## ALU
module ALU(
    clk,
    rst_n,
    valid,
    ready,
    mode,
    in_A,
    in_B,
    out
);
Size in the first run: about 1800 cells after synthesis, roughly 110 flip-flops, about 130 I/O pins, about 11000 µm² of cells after synthesis.
Settings: LEC_CHECK=0, ABC_AREA=1, CAP_MARGIN=20, CORE_MARGIN=2, CORE_UTILIZATION=69, CTS_CLUSTER_DIAMETER=375, CTS_CLUSTER_SIZE=99, PLACE_DENSITY=0.4, SLEW_MARGIN=20, TNS_END_PERCENT=10; clock period 2.32 ns.
run.sh (not shown) runs the stock make flow with config.mk's settings and CLKGATE_MAP_FILE=.
The baseline died in clock tree synthesis (4_1_cts) with DPL-0038.
Next try:
CORE_UTILIZATION = 72   (was 69)
CTS_CLUSTER_DIAMETER = not set   (was 375)
CTS_CLUSTER_SIZE = not set   (was 99)
PLACE_DENSITY = not set   (was 0.4)
TNS_END_PERCENT = not set   (was 10)
clock period = 3.48 ns   (was 2.32 ns; I/O delays follow)
=>
- With this change the flow completed with no timing, DRC or antenna violations
- die area shrinks by a few percent
- synthesized cell count is unchanged
- synthesized area stays the same
Next try:
ABC_AREA = not set   (was 1)
CORE_UTILIZATION = 70   (was 72)
CTS_CLUSTER_DIAMETER = 32   (was not set)
CTS_CLUSTER_SIZE = 36   (was not set)
SETUP_SLACK_MARGIN = 0.6   (was not set)
Result:
- Now the flow did not get past clock tree synthesis (4_1_cts)
- synthesized cell count goes down by 31%
- area after synthesis falls by about 12%
- die area is lower by about 10%
Next try:
CORE_UTILIZATION = 40   (was 70)
CTS_CLUSTER_DIAMETER = not set   (was 32)
CTS_CLUSTER_SIZE = not set   (was 36)
SETUP_SLACK_MARGIN = not set   (was 0.6)
clock period = 4.05 ns   (was 3.48 ns; I/O delays follow)
- The changed run finished with timing, DRC and antenna clean
- synthesized area is unchanged
- die size rises by well over a third
- synthesized cell count is unchanged
Next try:
CORE_UTILIZATION = 22   (was 40)
clock period = 11.9 ns   (was 4.05 ns; I/O delays follow)
=>
- The new run finished clean
- final cell count came out higher by about 14%
- routed wire length came out higher by about 2.2%
- power came out lower by 67%
- clock-buffer cell count came out higher by 2
- critical path depth came out lower by 5
- clock skew hardly moves
- worst setup slack is better by 7.0 ns
- via count came out lower by 2.4%
- sequential cell count stays the same
- final area came out higher by about 0.8%
Next try:
CORE_ASPECT_RATIO = 0.5   (was not set)
CORE_UTILIZATION = 72   (was 22)
clock period = 8.0 ns   (was 11.9 ns; I/O delays follow)
The new run went through all stages and came out clean.
Wire length went down by 6.6%.
Clock skew hardly moves.
Setup slack degrades by 3.6 ns.
Design area went down by about 4.5%.
Flip-flop count stays the same.
Global-route usage went up by 34 points.

Starting RTL as in the previous note.
// ALU
module ALU(
    clk,
    rst_n,
    valid,
    ready,
    mode,
    in_A,
    in_B,
    out
);
    input         clk, rst_n;
    input         valid;
    input  [1:0]  mode;  
    output        ready;
    input  [31:0] in_A, in_B;
    output [63:0] out;
    parameter IDLE = 3'd0;
    parameter MUL  = 3'd1;
    parameter DIV  = 3'd2;
    parameter AND = 3'd3;
    parameter OR = 3'd4;
    parameter OUT  = 3'd5;
    reg  [ 2:0] state, state_nxt;
    reg  [ 4:0] counter, counter_nxt;
    reg  [63:0] shreg, shreg_nxt;
    reg  [31:0] alu_in, alu_in_nxt;
    reg  [32:0] alu_out;
    reg         ready;
    assign out = shreg;
    always @(*) begin
        if(state==OUT) ready = 1;
        else ready = 0;
    end
    always @(*) begin
        case(state)
            IDLE: begin
                if(!valid)                state_nxt = IDLE;
                else if(valid && mode==0) state_nxt = MUL;
                else if(valid && mode==1) state_nxt = DIV;
                else if(valid && mode==2) state_nxt = AND;
                else                      state_nxt = OR;
            end
            MUL : state_nxt = (counter==31) ? OUT : MUL;
            DIV : state_nxt = (counter==31) ? OUT : DIV;
            AND : state_nxt = OUT;
            OR  : state_nxt = OUT;
            OUT : state_nxt = IDLE;
            default : state_nxt = IDLE;
        endcase
    end
    always @(*) begin
        if(state==MUL && counter<31) begin
            counter_nxt = counter + 1;
        end
        else if(state==DIV && counter<31) begin
            counter_nxt = counter + 1;
        end
        else begin
            counter_nxt = 0;
        end
    end
    always @(*) begin
        case(state)
            IDLE: begin
                if (valid) begin
                    alu_in_nxt = in_B;
                end
                else begin
                    alu_in_nxt = 0;
                end
            end
            OUT : begin
                alu_in_nxt = 0;
            end
            default: begin
                alu_in_nxt = alu_in;
            end
        endcase
    end
    always @(*) begin
        case(state)
            IDLE: alu_out = 0;
            MUL : begin
                if(shreg[0]==1)
                    alu_out = alu_in + shreg[63:32];
                else
                    alu_out = shreg[63:32];
            end
  ...
clock: 5.05 ns
lec_check: 0
abc_area: 1
cap_margin: 20
core_aspect_ratio: 0.5
core_margin: 2
core_utilization: 72
cts_cluster_diameter: 377
cts_cluster_size: 98
place_density: 0.39
setup_slack_margin: -0.34
slew_margin: 20
tns_end_percent: 10
Next try:
Settings changed: ABC_AREA 1 to unset, CORE_ASPECT_RATIO 0.5 to unset, CORE_UTILIZATION 72 to 67, CTS_CLUSTER_DIAMETER 377 to unset, CTS_CLUSTER_SIZE 98 to unset, PLACE_DENSITY 0.39 to unset, SETUP_SLACK_MARGIN -0.34 to unset, TNS_END_PERCENT 10 to unset.
Clock period 5.05 ns to 3.37 ns, I/O delays scaled along.
Effect:
- The changed run ran to the end with violations: negative setup slack
- sequential cell count does not change
- wire length came out lower by roughly a tenth
- sequential share of layout area climbs by 0.54 points
- total power rose by well over a third
- worst setup slack degrades by 1.7 ns
- core utilization rose by 3.0 points
Next try:
Settings changed: CORE_UTILIZATION 67 to 40.
Clock period 3.37 ns to 8.0 ns, I/O delays scaled along.
Now the flow went through all stages and came out clean. Power shrinks by 63%. Routed wire length shrinks by 6.0%. Sequential share of layout area grows by 1.7 points. Clock skew hardly moves. Utilization shrinks by 39 points. Die size grows by 65%.
Next try:
Settings changed: ABC_AREA set to 1, CAP_MARGIN 20 to 40, CELL_PAD_IN_SITES_DETAIL_PLACEMENT set to 1, CELL_PAD_IN_SITES_GLOBAL_PLACEMENT set to 1, CORE_MARGIN 2 to 3, CORE_UTILIZATION 40 to 49, CTS_CLUSTER_SIZE set to 81, MAX_ROUTING_LAYER set to met4, MIN_ROUTING_LAYER set to met2, SLEW_MARGIN 20 to 10, TNS_END_PERCENT set to 40.
The changed run ended with an error in global routing on GRT-0116.
Synthesized cell count came out higher by 44%.
Area after synthesis went up by 14%.
Die area came out lower by 4.3%.

The RTL this note starts from:
==> flow/design.v <==
module ALU(
    clk,
    rst_n,
    valid,
    ready,
    mode,
    in_A,
    in_B,
    out
);
    input         clk, rst_n;
    input         valid;
    input  [1:0]  mode;  
    output        ready;
    input  [31:0] in_A, in_B;
    output [63:0] out;
    parameter IDLE = 3'd0;
    parameter MUL  = 3'd1;
    parameter DIV  = 3'd2;
    parameter AND = 3'd3;
    parameter OR = 3'd4;
    parameter OUT  = 3'd5;
    reg  [ 2:0] state, state_nxt;
    reg  [ 4:0] counter, counter_nxt;
    reg  [63:0] shreg, shreg_nxt;
    reg  [31:0] alu_in, alu_in_nxt;
    reg  [32:0] alu_out;
    reg         ready;
    assign out = shreg;
    always @(*) begin
        if(state==OUT) ready = 1;
        else ready = 0;
    end
    always @(*) begin
        case(state)
            IDLE: begin
                if(!valid)                state_nxt = IDLE;
                else if(valid && mode==0) state_nxt = MUL;
                else if(valid && mode==1) state_nxt = DIV;
                else if(valid && mode==2) state_nxt = AND;
                else                      state_nxt = OR;
            end
            MUL : state_nxt = (counter==31) ? OUT : MUL;
            DIV : state_nxt = (counter==31) ? OUT : DIV;
            AND : state_nxt = OUT;
            OR  : state_nxt = OUT;
            OUT : state_nxt = IDLE;
            default : state_nxt = IDLE;
        endcase
    end
    always @(*) begin
        if(state==MUL && counter<31) begin
            counter_nxt = counter + 1;
        end
        else if(state==DIV && counter<31) begin
            counter_nxt = counter + 1;
        end
        else begin
            counter_nxt = 0;
        end
    end
    always @(*) begin
        case(state)
            IDLE: begin
                if (valid) begin
                    alu_in_nxt = in_B;
                end
                else begin
                    alu_in_nxt = 0;
                end
            end
            OUT : begin
                alu_in_nxt = 0;
            end
            default: begin
                alu_in_nxt = alu_in;
            end
        endcase
    end
    always @(*) begin
        case(state)
            IDLE: alu_out = 0;
            MUL : begin
                if(shreg[0]==1)
                    alu_out = alu_in + shreg[63:32];
                else
                    alu_out = shreg[63:32];
            end
            DIV : begin
                if(shreg[62:31]>=alu_in) begin
                    alu_out = shreg[62:31] - alu_in;
                end
                else begin 
                    alu_out = shreg[62:31];
                end
            end
            AND : alu_out = shreg[31:0] & alu_in;
            OR  : alu_out = shreg[31:0] | alu_in;
            OUT : alu_out = 0;
            default : alu_out = 0;
        endcase
    end
    always @(*) begin
        case(state)
            IDLE: begin
                if (valid) begin
                    shreg_nxt[31:0] = in_A;
                    shreg_nxt[63:32] = 32'b0;
                end
                else begin
                    shreg_nxt[31:0] = 0;
                    shreg_nxt[63:32] = 32'b0;
                end
            end
            MUL : begin
                shreg_nxt = {alu_out, shreg[31:1]};
            end
            DIV : begin
                shreg_nxt = {alu_out[31:0], shreg[30:0], (shreg[62:31]>=alu_in)};
            end
            AND : shreg_nxt = {31'b0, alu_out};
            OR  : shreg_nxt = {31'b0, alu_out};
            OUT :  
            shreg_nxt = shreg;
            default :  
            shreg_nxt = shreg;
        endcase
    end
    always @(posedge clk or negedge rst_n) begin
        if (!rst_n) begin
            state <= IDLE;
            counter <= 0;
            shreg <= 0;
            alu_in <= 0;
        end
        else begin
            state <= state_nxt;
            counter <= counter_nxt;
            shreg <= shreg_nxt;
            alu_in <= alu_in_nxt;
        end
    end
endmodule
export LEC_CHECK = 0
export CAP_MARGIN = 0
export CELL_PAD_IN_SITES_DETAIL_PLACEMENT = 0
export CELL_PAD_IN_SITES_GLOBAL_PLACEMENT = 0
export CORE_MARGIN = 2
export CORE_UTILIZATION = 70
export CTS_CLUSTER_DIAMETER = 42
export CTS_CLUSTER_SIZE = 35
export SETUP_SLACK_MARGIN = 0.93
export SLEW_MARGIN = 20
create_clock -name core_clock -period 3.64 [get_ports {clk}]
The starting point died in clock tree synthesis.
Rerun with:
- CAP_MARGIN: 0 -> 20
- HOLD_SLACK_MARGIN: unset -> -0.09
- SETUP_SLACK_MARGIN: 0.93 -> 0.47
After rerunning: With this change the flow did not get past global routing. Area after synthesis does not change. Die size does not change. Synthesized cell count stays the same.
Rerun with:
- CORE_UTILIZATION: 70 -> 66
- CTS_CLUSTER_DIAMETER: 42 -> unset
- CTS_CLUSTER_SIZE: 35 -> unset
- HOLD_SLACK_MARGIN: -0.09 -> unset
- SETUP_SLACK_MARGIN: 0.47 -> -0.18
- clock period: 3.64 -> 3.07 ns (I/O delays scaled with it)
=> Now the flow finished with negative setup slack left; area after synthesis stays the same; synthesized cell count stays the same; die size went up by 5.9%.
Power is estimated from default activity; no workload was simulated.
